## build 49
==> flow/design.v (excerpt) <==
module AHB2CAN_top
(
	input logic HCLK, HRESETn, HWRITE, HSEL,
	input logic [31:0] HADDR, HWDATA,
	input logic [1:0] HTRANS,
	input logic [2:0] HBURST, HSIZE,
	output logic [31:0] HRDATA,
	output logic HRESP, HREADYOUT,
	input logic rx_data,
	output logic tx_data
);
reg [31:0] sensor_data;
reg [15:0] address, command_data;
reg slave_wait, renable, wenable;
reg [2:0] data_size, burst_size;
reg sensor_fifo_full, sensor_fifo_empty, sensor_read, sensor_write, command_fifo_full, command_fifo_empty, command_read, command_write;
reg [31:0] command_rdata, sensor_rdata, command_wdata, sensor_wdata;
reg read_fifo, write_fifo;
reg [31:0] CAN_rx_data, CAN_tx_data;
AHB_Slave AHBS (.HCLK(HCLK), 
		.HRESETn(HRESETn), 
		.HWRITE(HWRITE),
		.HSEL(HSEL),
		.HADDR(HADDR),
		.HWDATA(HWDATA),
		.HTRANS(HTRANS),
		.HBURST(HBURST),
		.HSIZE(HSIZE),
		.HRDATA(HRDATA),
		.HRESP(HRESP),
		.HREADYOUT(HREADYOUT),
		.sensor_data(sensor_data),
		.address(address),
		.command_data(command_data),
		.slave_wait(slave_wait),
		.renable(renable),
		.wenable(wenable),
		.data_size(data_size),
		.burst_size(burst_size)
);
Control_Unit CU(.clk(HCLK),
		.n_rst(HRESETn),
		.command_data(command_data),
		.address(address),
		.renable(renable),
		.wenable(wenable),
		.data_size(data_size),
		.burst_size(burst_size),
		.sensor_data(sensor_data),
		.slave_wait(slave_wait),
		.sensor_fifo_full(sensor_fifo_full),
		.sensor_fifo_empty(sensor_fifo_empty),
		.command_fifo_full(command_fifo_full),
		.command_fifo_empty(command_fifo_empty),
		.sensor_read(sensor_read),
		.sensor_write(sensor_write),
		.command_read(command_read),
		.command_write(command_write),
		.command_rdata(command_rdata),
		.command_wdata(command_wdata),
		.sensor_rdata(sensor_rdata),
		.sensor_wdata(sensor_wdata),
		.rx_data(CAN_rx_data),
		.read_fifo(read_fifo),
		.write_fifo(write_fifo),
		.tx_data(CAN_tx_data)
);
Sensor_FIFO_storage SFIFO      (.write_clk(HCLK),
				.read_clk(HCLK),
				.n_rst(HRESETn),
				.write_command(sensor_write),
				.read_command(sensor_read),
				.write_data(sensor_wdata),
				.fifo_full(sensor_fifo_full),
				.fifo_empty(sensor_fifo_empty),
				.read_data(sensor_rdata)
);
  ...
clock: 1.72 ns
lec_check: 0
cap_margin: 20
core_margin: 2
core_utilization: 72
cts_cluster_size: 10
hold_slack_margin: 0.29
place_density_lb_addon: 0.2
setup_slack_margin: 0.46
slew_margin: 20
run.sh (not shown) runs the stock make flow with config.mk's settings and CLKGATE_MAP_FILE=.
The log for build 49 ends in global routing with error GRT-0232, so the run never completed.
Changes in build 88 relative to build 49:
- a change of CORE_UTILIZATION from 72 to 40
- a deleted SETUP_SLACK_MARGIN that had been 0.46
- a deleted PLACE_DENSITY_LB_ADDON that had been 0.2
- a deleted HOLD_SLACK_MARGIN that had been 0.29
- a deleted CTS_CLUSTER_SIZE that had been 10
- a change of the clock period (ns, I/O delays scaled along) from 1.72 to 8.89
[summary]
From build 88 to build 49, summed standard-cell area reported by yosys did not move at all.
Relative to build 49, number of setup buffers added after CTS has gone down in build 88.
No stage failed in build 88, and the final checks on the layout all came back clean.
In the summary table, build 49 is marked failed, with error GRT-0232 raised in global routing.
Xor/xnor cell area share of the yosys netlist: build 88 vs build 49 — no meaningful difference
Clock net sink count essentially unchanged between build 49 and build 88.
For vertical die dimension, dividing the value from build 49 by the value from build 88 gives 0.75.
Build 88 ended with less cell area after placement than build 49.
On cell area after synthesis, build 88 and build 49 are neck and neck.
Delta (build 88 minus build 49): die area increased 78%; die outline width higher; routability congestion estimate decreased by 8.7% relative to the old numbers.
diff inputs: build 88 => build 94
- swapping 40 for 10 in CORE_UTILIZATION
- swapping 8.89 for 15.3 in the clock period (ns, I/O delays scaled along)
## What came out
In the flow results for build 94 and build 88, the total power is smaller on build 94.
From build 88 to build 94 the numbers moved as follows: cell count up about 80%, design area moved up, placed wire-length estimate after detailed placement now sits higher, count of clock-buffer cells in the layout went down.
Sequential share of cell area (lower): build 94
Looking at synthesis-to-layout area growth, build 94 sits 11 points above build 88.

== job 9333 ==
AHB2CAN_top again, from the RTL that the note above started with.
export LEC_CHECK = 0
export CAP_MARGIN = 5
export CELL_PAD_IN_SITES_DETAIL_PLACEMENT = 0
export CELL_PAD_IN_SITES_GLOBAL_PLACEMENT = 0
export CORE_MARGIN = 2
export CORE_UTILIZATION = 72
export CTS_CLUSTER_DIAMETER = 98
export CTS_CLUSTER_SIZE = 14
export HOLD_SLACK_MARGIN = -0.09
export MAX_ROUTING_LAYER = met4
export PLACE_DENSITY_LB_ADDON = 0.28
export SETUP_SLACK_MARGIN = 0.62
export SLEW_MARGIN = 20
create_clock -name core_clock -period 4.94 [get_ports {HCLK}]
Job 9333 went all the way through synthesis, placement and routing and the layout is clean on timing, DRC and antenna.
The following lists how job 7211 was set up differently from job 9333:
# job 9333
export LEC_CHECK = 0
export CAP_MARGIN = 5
export CELL_PAD_IN_SITES_DETAIL_PLACEMENT = 0
export CELL_PAD_IN_SITES_GLOBAL_PLACEMENT = 0
export CORE_MARGIN = 2
export CORE_UTILIZATION = 72
export CTS_CLUSTER_DIAMETER = 98
export CTS_CLUSTER_SIZE = 14
export HOLD_SLACK_MARGIN = -0.09
export MAX_ROUTING_LAYER = met4
export PLACE_DENSITY_LB_ADDON = 0.28
export SETUP_SLACK_MARGIN = 0.62
export SLEW_MARGIN = 20
create_clock -name core_clock -period 4.94 [get_ports {HCLK}]
# job 7211
export LEC_CHECK = 0
export CAP_MARGIN = 20
export CELL_PAD_IN_SITES_DETAIL_PLACEMENT = 0
export CELL_PAD_IN_SITES_GLOBAL_PLACEMENT = 0
export CORE_MARGIN = 2
export CORE_UTILIZATION = 72
export CTS_CLUSTER_DIAMETER = 97
export CTS_CLUSTER_SIZE = 29
export MAX_ROUTING_LAYER = met4
export PLACE_DENSITY_LB_ADDON = 0.14
export SLEW_MARGIN = 20
create_clock -name core_clock -period 16.0 [get_ports {HCLK}]
- For total power draw, dividing the value from job 9333 by the value from job 7211 gives 3.7.
- Across both runs, proportion of total power due to net switching was lower for job 7211 than for job 9333.
- Relative area change from synthesis to final layout is lower on job 7211
- Summary: with job 9333 as the reference, pin count of the biggest net entering global routing in job 7211 moved up by more than a quarter.
- Power share of the combinational group (job 7211 over job 9333): increase, 0.2 points
- Job 7211 vs. job 9333: clock skew -0.025 ns; sequential share of layout area now sits higher.
Modified inputs, job 1961 compared to job 7211
# job 7211
export LEC_CHECK = 0
export CAP_MARGIN = 20
export CELL_PAD_IN_SITES_DETAIL_PLACEMENT = 0
export CELL_PAD_IN_SITES_GLOBAL_PLACEMENT = 0
export CORE_MARGIN = 2
export CORE_UTILIZATION = 72
export CTS_CLUSTER_DIAMETER = 97
export CTS_CLUSTER_SIZE = 29
export MAX_ROUTING_LAYER = met4
export PLACE_DENSITY_LB_ADDON = 0.14
export SLEW_MARGIN = 20
create_clock -name core_clock -period 16.0 [get_ports {HCLK}]
# job 1961
export LEC_CHECK = 0
export CAP_MARGIN = 20
export CELL_PAD_IN_SITES_DETAIL_PLACEMENT = 0
export CELL_PAD_IN_SITES_GLOBAL_PLACEMENT = 0
export CORE_MARGIN = 2
export CORE_UTILIZATION = 72
export CTS_CLUSTER_SIZE = 29
export MAX_ROUTING_LAYER = met4
export PLACE_DENSITY_LB_ADDON = 0.28
export SLEW_MARGIN = 20
create_clock -name core_clock -period 5.21 [get_ports {HCLK}]
Results
Job 1961 | status: complete | timing, DRC, antenna: pass
Of job 7211 and job 1961, the run reporting the higher via count was job 1961.
Clock power in job 1961 vs job 7211: up about 450%
Wire length on met2, job 7211 and job 1961, higher one = job 1961.
Power: job 1961 draws more than job 7211
Share of synthesized area spent on multiplexers: job 7211 vs job 1961 — no meaningful difference
Compared with job 7211, in job 1961 post-synthesis cell type count held steady, cell count +98, worst setup slack went down 2.75 ns, final standard cell area without fillers now larger.
[inputs] job 3741 vs job 1961
# job 1961
export LEC_CHECK = 0
export CAP_MARGIN = 20
export CELL_PAD_IN_SITES_DETAIL_PLACEMENT = 0
export CELL_PAD_IN_SITES_GLOBAL_PLACEMENT = 0
export CORE_MARGIN = 2
export CORE_UTILIZATION = 72
export CTS_CLUSTER_SIZE = 29
export MAX_ROUTING_LAYER = met4
export PLACE_DENSITY_LB_ADDON = 0.28
export SLEW_MARGIN = 20
create_clock -name core_clock -period 5.21 [get_ports {HCLK}]
# job 3741
export LEC_CHECK = 0
export CAP_MARGIN = 20
export CELL_PAD_IN_SITES_DETAIL_PLACEMENT = 0
export CELL_PAD_IN_SITES_GLOBAL_PLACEMENT = 0
export CORE_MARGIN = 2
export CORE_UTILIZATION = 72
export CTS_CLUSTER_DIAMETER = 97
export CTS_CLUSTER_SIZE = 29
export MAX_ROUTING_LAYER = met4
export PLACE_DENSITY_LB_ADDON = 0.14
export SETUP_SLACK_MARGIN = 2.52
export SLEW_MARGIN = 0
create_clock -name core_clock -period 9.76 [get_ports {HCLK}]
### Flow results
Routed wire length: job 3741 < job 1961. Of job 3741 and job 1961, job 3741 shows the lower routed length on met1, with job 1961 above it. Of the two candidates, job 1961 has the better relative slew slack and job 3741 the worse one. Looking at cell area after layout across both flows, job 3741 is the stronger of the two, with job 1961 trailing. Job 3741 against job 1961: number of flops mapped to enable cells by yosys now sits at about the same level, wire length per cell after detailed routing now sits lower.
--- input diff job 3741..job 3874 ---
# job 3741
export LEC_CHECK = 0
export CAP_MARGIN = 20
export CELL_PAD_IN_SITES_DETAIL_PLACEMENT = 0
export CELL_PAD_IN_SITES_GLOBAL_PLACEMENT = 0
export CORE_MARGIN = 2
export CORE_UTILIZATION = 72
export CTS_CLUSTER_DIAMETER = 97
export CTS_CLUSTER_SIZE = 29
export MAX_ROUTING_LAYER = met4
export PLACE_DENSITY_LB_ADDON = 0.14
export SETUP_SLACK_MARGIN = 2.52
export SLEW_MARGIN = 0
create_clock -name core_clock -period 9.76 [get_ports {HCLK}]
# job 3874
export LEC_CHECK = 0
export CAP_MARGIN = 5
export CELL_PAD_IN_SITES_DETAIL_PLACEMENT = 0
export CELL_PAD_IN_SITES_GLOBAL_PLACEMENT = 0
export CORE_MARGIN = 2
export CORE_UTILIZATION = 72
export CTS_CLUSTER_DIAMETER = 38
export CTS_CLUSTER_SIZE = 86
export MAX_ROUTING_LAYER = met4
export PLACE_DENSITY = 0.37
export SETUP_SLACK_MARGIN = 1.41
export SLEW_MARGIN = 20
create_clock -name core_clock -period 4.94 [get_ports {HCLK}]
## What came out
Compared job 3874 vs job 3741, and measured slew at the worst slew-check pin is up in job 3874.
Looking only at cell-internal power, and setting everything else aside, the higher value of job 3741 and job 3874 goes to job 3874.
Diff job 3874..job 3741 | chip width | unchanged
Job 3874 vs job 3741: cell count up by a little under 10%
Relative to job 3741, the final cell area reported for job 3874 is higher.
Share of power burned in registers (lower): job 3874
Against job 3741, job 3874 comes in 22 points higher on fraction of power consumed by the clock network.
For the utilization of the core after routing, job 3874 came in 12 points higher than job 3741 did.
Job 3874 -> job 3741: maximum number of buffers from clock root to sink delta 0, exact match
In the reports for job 3741 and job 3874, the larger post-cts gate resize count belongs to job 3874.
No activity file was given, so power comes from the tool's default toggle rates.
